// fpga3
module fpga3(
    input [3:0] SW,
    input rot_A, input rot_B, input rot_dwn,
    input BTN0, input BTN1, input BTN2,
    input reset, input clk,
    output [7:0] LED,
	 output R, output G, output B,
	 output h_sync, output v_sync
    );
reg[10:0] H_scan,V_scan;
wire H_on , V_on;
wire[10:0] X_pix , Y_pix;
reg RR , GG , BB;
reg[2:0] pattn;
reg[3:0] rot_indx;
reg[19:0] debcnt;
reg scal2;
wire scal1,scal_change;
reg[2:0] pattn_scal;
reg dett_A,dett_B,deb_A,deb_B,deb_AA;
wire[10:0] RAD;
reg[10:0] X_cntr;
wire R210,R220,R230,R240,R250,R212,R214,R216 ;
wire G210,G220,G230,G240,G250,G212,G214,G216;
wire B210,B220,B230,B240,B250,B212,B214,B216;
always@(posedge reset or posedge clk)
	if(reset)
		H_scan<= 11'h000;
	else if(H_scan== 11'd1040)
		H_scan<= 11'h001;
	else
		H_scan<= H_scan+11'h001; 
always@(posedge reset or posedge clk)
	if(reset)
		V_scan<= 11'h000;
	else if(V_scan== 11'd666 && H_scan== 11'd1040 )
		V_scan<= 11'h001;
	else if(H_scan== 11'd1040)
		V_scan<= V_scan+11'h001; 
	else
		V_scan<= V_scan;
assign  H_on= (H_scan>= 11'd0105 && H_scan<= 11'd0904);
assign  V_on= (V_scan>= 11'd0023 && V_scan<= 11'd0622);
assign  h_sync= ~(H_scan>= 11'd0921 && H_scan<= 11'd1040);
  ...
make LEC_CHECK=0 CAP_MARGIN=0 CELL_PAD_IN_SITES_GLOBAL_PLACEMENT=3 CORE_MARGIN=2 CORE_UTILIZATION=21 PLACE_DENSITY_LB_ADDON=0.15 SLEW_MARGIN=15 TNS_END_PERCENT=35 finish   # period 50.0 ns
run.sh (not shown) runs the stock make flow with config.mk's settings and CLKGATE_MAP_FILE=.
Then changed:
Settings changed: CAP_MARGIN 0 to 20, CELL_PAD_IN_SITES_GLOBAL_PLACEMENT 3 to unset, CORE_UTILIZATION 21 to 40, PLACE_DENSITY_LB_ADDON 0.15 to unset, SLEW_MARGIN 15 to 20, TNS_END_PERCENT 35 to unset.
=> Wire length drops by 28%; global-route usage climbs by 6.2 points; synthesized area does not change; design area drops by 3.9%; worst setup slack gains 0.19 ns.
Then changed:
Settings changed: ABC_AREA set to 1, CORE_ASPECT_RATIO set to 0.5, CORE_UTILIZATION 40 to 57, CTS_CLUSTER_DIAMETER set to 333, CTS_CLUSTER_SIZE set to 100, GPL_ROUTABILITY_DRIVEN set to 0, PLACE_DENSITY set to 0.86, TNS_END_PERCENT set to 5.
Final cell count rose by 11%; non-clock buffer count fell by 30; global-route usage rose by 7.1 points; worst hold slack loses 0.013 ns; synthesized area rose by about 4%; die area fell by about 27%; via count rose by about 13%; sequential share of layout area stays flat.
Then changed:
Settings changed: ABC_AREA 1 to unset, CELL_PAD_IN_SITES_GLOBAL_PLACEMENT set to 1, CORE_ASPECT_RATIO 0.5 to unset, CORE_UTILIZATION 57 to 68, CTS_CLUSTER_DIAMETER 333 to unset, CTS_CLUSTER_SIZE 100 to unset, GPL_ROUTABILITY_DRIVEN 0 to unset, PLACE_DENSITY 0.86 to unset, PLACE_DENSITY_LB_ADDON set to 0.15, SLEW_MARGIN 20 to 15, TNS_END_PERCENT 5 to 35.
Now the flow aborted during global placement without I/O (3_1_place_gp_skip_io). Area after synthesis falls by a few percent. Die area falls by about a fifth. Synthesized cell count falls by about a fifth.
Then changed:
Settings changed: ABC_AREA set to 1, CAP_MARGIN 20 to 5, CORE_ASPECT_RATIO set to 1.81, CORE_UTILIZATION 68 to 61, CTS_CLUSTER_DIAMETER set to 337, CTS_CLUSTER_SIZE set to 98, PLACE_DENSITY set to 0.43, PLACE_DENSITY_LB_ADDON 0.15 to unset, SLEW_MARGIN 15 to 20.
Now the flow passed the timing, design-rule and antenna checks.
Die area rose by 16%.
Synthesized area rose by about 4%.
Synthesized cell count rose by 20%.
Then changed:
Settings changed: CORE_ASPECT_RATIO 1.81 to unset, CORE_UTILIZATION 61 to 40.
- hold slack hardly moves
- global-route usage decreases by 11 points
- worst setup slack improves by 0.024 ns
- sequential share of layout area is about the same
- sequential cell count does not change
- die area is higher by 51%

========
Starting RTL as in the previous note.
export LEC_CHECK = 0
export CAP_MARGIN = 20
export CORE_MARGIN = 2
export CORE_UTILIZATION = 72
export CTS_CLUSTER_DIAMETER = 356
export CTS_CLUSTER_SIZE = 71
export HOLD_SLACK_MARGIN = -0.05
export PLACE_DENSITY_LB_ADDON = 0.01
export SETUP_SLACK_MARGIN = 3.65
export SLEW_MARGIN = 20
create_clock -name core_clock -period 12.6 [get_ports {clk}]
The baseline ran to the end with violations: negative setup slack.
Next try:
==> flow/config.mk (replaced) <==
export PLATFORM = sky130hd
export DESIGN_NAME = fpga3
export DESIGN_NICKNAME = fpga3
export VERILOG_FILES = /design/flow/design.v
export SDC_FILE = /design/flow/constraint.sdc
export NUM_CORES = 4
export LEC_CHECK = 0
export ABC_AREA = 1
export CAP_MARGIN = 20
export CORE_MARGIN = 2
export CORE_UTILIZATION = 72
export PLACE_DENSITY_LB_ADDON = 0.08
export SLEW_MARGIN = 20
==> flow/constraint.sdc (replaced) <==
create_clock -name core_clock -period 26.9 [get_ports {clk}]
set_input_delay 5.3800 -clock core_clock [delete_from_list [all_inputs] [get_ports {clk}]]
set_output_delay 5.3800 -clock core_clock [all_outputs]
set_load 0.01 [all_outputs]
=> The new run finished but failed the layout checks on negative setup slack. Global-route usage came out higher by 0.40 points. Non-clock buffer count came out lower by 400. Sequential share of layout area hardly moves.
Next try:
--- a/flow/config.mk
+++ b/flow/config.mk
@@ -11,3 +11,5 @@
 export CORE_UTILIZATION = 72
-export PLACE_DENSITY_LB_ADDON = 0.08
+export CTS_CLUSTER_DIAMETER = 147
+export PLACE_DENSITY = 0.36
+export SETUP_SLACK_MARGIN = 5.0
 export SLEW_MARGIN = 20
The changed run ran to the end with violations: negative setup slack. First-iteration DRC count fell by roughly a tenth. Non-clock buffer count rose by 16. Final cell count is about the same. Sequential cell count stays the same.
Next try:
--- a/flow/config.mk
+++ b/flow/config.mk
@@ -11,5 +11,3 @@
 export CORE_UTILIZATION = 72
-export CTS_CLUSTER_DIAMETER = 147
-export PLACE_DENSITY = 0.36
-export SETUP_SLACK_MARGIN = 5.0
+export CTS_CLUSTER_DIAMETER = 233
 export SLEW_MARGIN = 20
==> flow/constraint.sdc (replaced) <==
create_clock -name core_clock -period 34.1 [get_ports {clk}]
set_input_delay 6.8200 -clock core_clock [delete_from_list [all_inputs] [get_ports {clk}]]
set_output_delay 6.8200 -clock core_clock [all_outputs]
set_load 0.01 [all_outputs]
What happened: With this change the flow produced a clean layout; cell count goes down by 3.1%; flip-flop count is unchanged; final area goes down by 4.0%; non-clock buffer count goes down by 227; die size stays the same; first-iteration DRC count goes down by 0.48%; critical path depth goes down by 1.

========
fpga3 again, from the RTL that the note above started with.
Settings: LEC_CHECK=0, ABC_AREA=1, CAP_MARGIN=40, CORE_ASPECT_RATIO=0.92, CORE_MARGIN=2, CORE_UTILIZATION=72, CTS_CLUSTER_DIAMETER=140, HOLD_SLACK_MARGIN=0.29, PLACE_DENSITY_LB_ADDON=0.18, SETUP_SLACK_MARGIN=2.39, SLEW_MARGIN=5; clock period 27.0 ns.
The first run finished but failed the layout checks on setup timing.
Edit:
- ABC_AREA: 1 -> unset
- CAP_MARGIN: 40 -> 20
- CORE_ASPECT_RATIO: 0.92 -> unset
- CORE_UTILIZATION: 72 -> 40
- CTS_CLUSTER_DIAMETER: 140 -> unset
- HOLD_SLACK_MARGIN: 0.29 -> unset
- PLACE_DENSITY_LB_ADDON: 0.18 -> unset
- SETUP_SLACK_MARGIN: 2.39 -> unset
- SLEW_MARGIN: 5 -> 20
- clock period: 27.0 -> 48.5 ns (I/O delays scaled with it)
What happened: With this change the flow passed the timing, design-rule and antenna checks. Sequential share of layout area rose by 0.23 points. Utilization fell by 37 points. Die size rose by 72%. Final cell count fell by 10%. Setup slack improved by 2500 ps. Via count fell by 15%.

========
== run A ==
Starting RTL as in the previous note.
export LEC_CHECK = 0
export ABC_AREA = 1
export CAP_MARGIN = 20
export CELL_PAD_IN_SITES_GLOBAL_PLACEMENT = 0
export CORE_ASPECT_RATIO = 0.92
export CORE_MARGIN = 2
export CORE_UTILIZATION = 72
export CTS_CLUSTER_DIAMETER = 211
export CTS_CLUSTER_SIZE = 50
export GPL_TIMING_DRIVEN = 1
export MAX_ROUTING_LAYER = met4
export PLACE_DENSITY = 0.35
export SETUP_SLACK_MARGIN = 2.31
export SLEW_MARGIN = 20
export TNS_END_PERCENT = 35
create_clock -name core_clock -period 26.9 [get_ports {clk}]
Final checks on run A, whose flow otherwise completed, came back failing, citing setup timing.
#### Input delta (run B over run A)
Settings: CELL_PAD_IN_SITES_GLOBAL_PLACEMENT: 0 -> unset; CAP_MARGIN: 20 -> 5; CTS_CLUSTER_SIZE: 50 -> unset; TNS_END_PERCENT: 35 -> 40; CORE_ASPECT_RATIO: 0.92 -> 0.9; CTS_CLUSTER_DIAMETER: 211 -> 233; PLACE_DENSITY: 0.35 -> 0.63; SETUP_SLACK_MARGIN: 2.31 -> 2.23; GPL_TIMING_DRIVEN: 1 -> unset.
--- outcome ---
Run B finished all stages; however, its layout fails the closing checks, the failures being setup timing.
Hold slack came out higher on run B than on run A.
Run B: global-route wire length before repair about 4.6% below run A
On die area, run A and run B are neck and neck.
Run B has core utilization below what run A had.
The run showing the greater horizontal die dimension is run B.
Global routing met2 resource utilization delta for run B relative to run A: 4.4 points lower
The following lists how run C was set up differently from run B:
Settings: PLACE_DENSITY_LB_ADDON now 0.02, previously not set; CORE_ASPECT_RATIO no longer set, was 0.9; PLACE_DENSITY no longer set, was 0.63; SETUP_SLACK_MARGIN now 4.67, was 2.23; TNS_END_PERCENT no longer set, was 40; CAP_MARGIN now 20, was 5; CTS_CLUSTER_DIAMETER now 249, was 233.
Notes after the runs:
- To summarise run C: no stage aborted, but the layout did not pass its checks, failing on setup timing.
- Taking run B as the reference, in run C number of antenna repair diodes lost 2, worst-case setup margin in the final layout lost 0.13 ns, tap cell count lost 10, cell area after layout neither gained nor lost much, flop share of the area neither gained nor lost much.
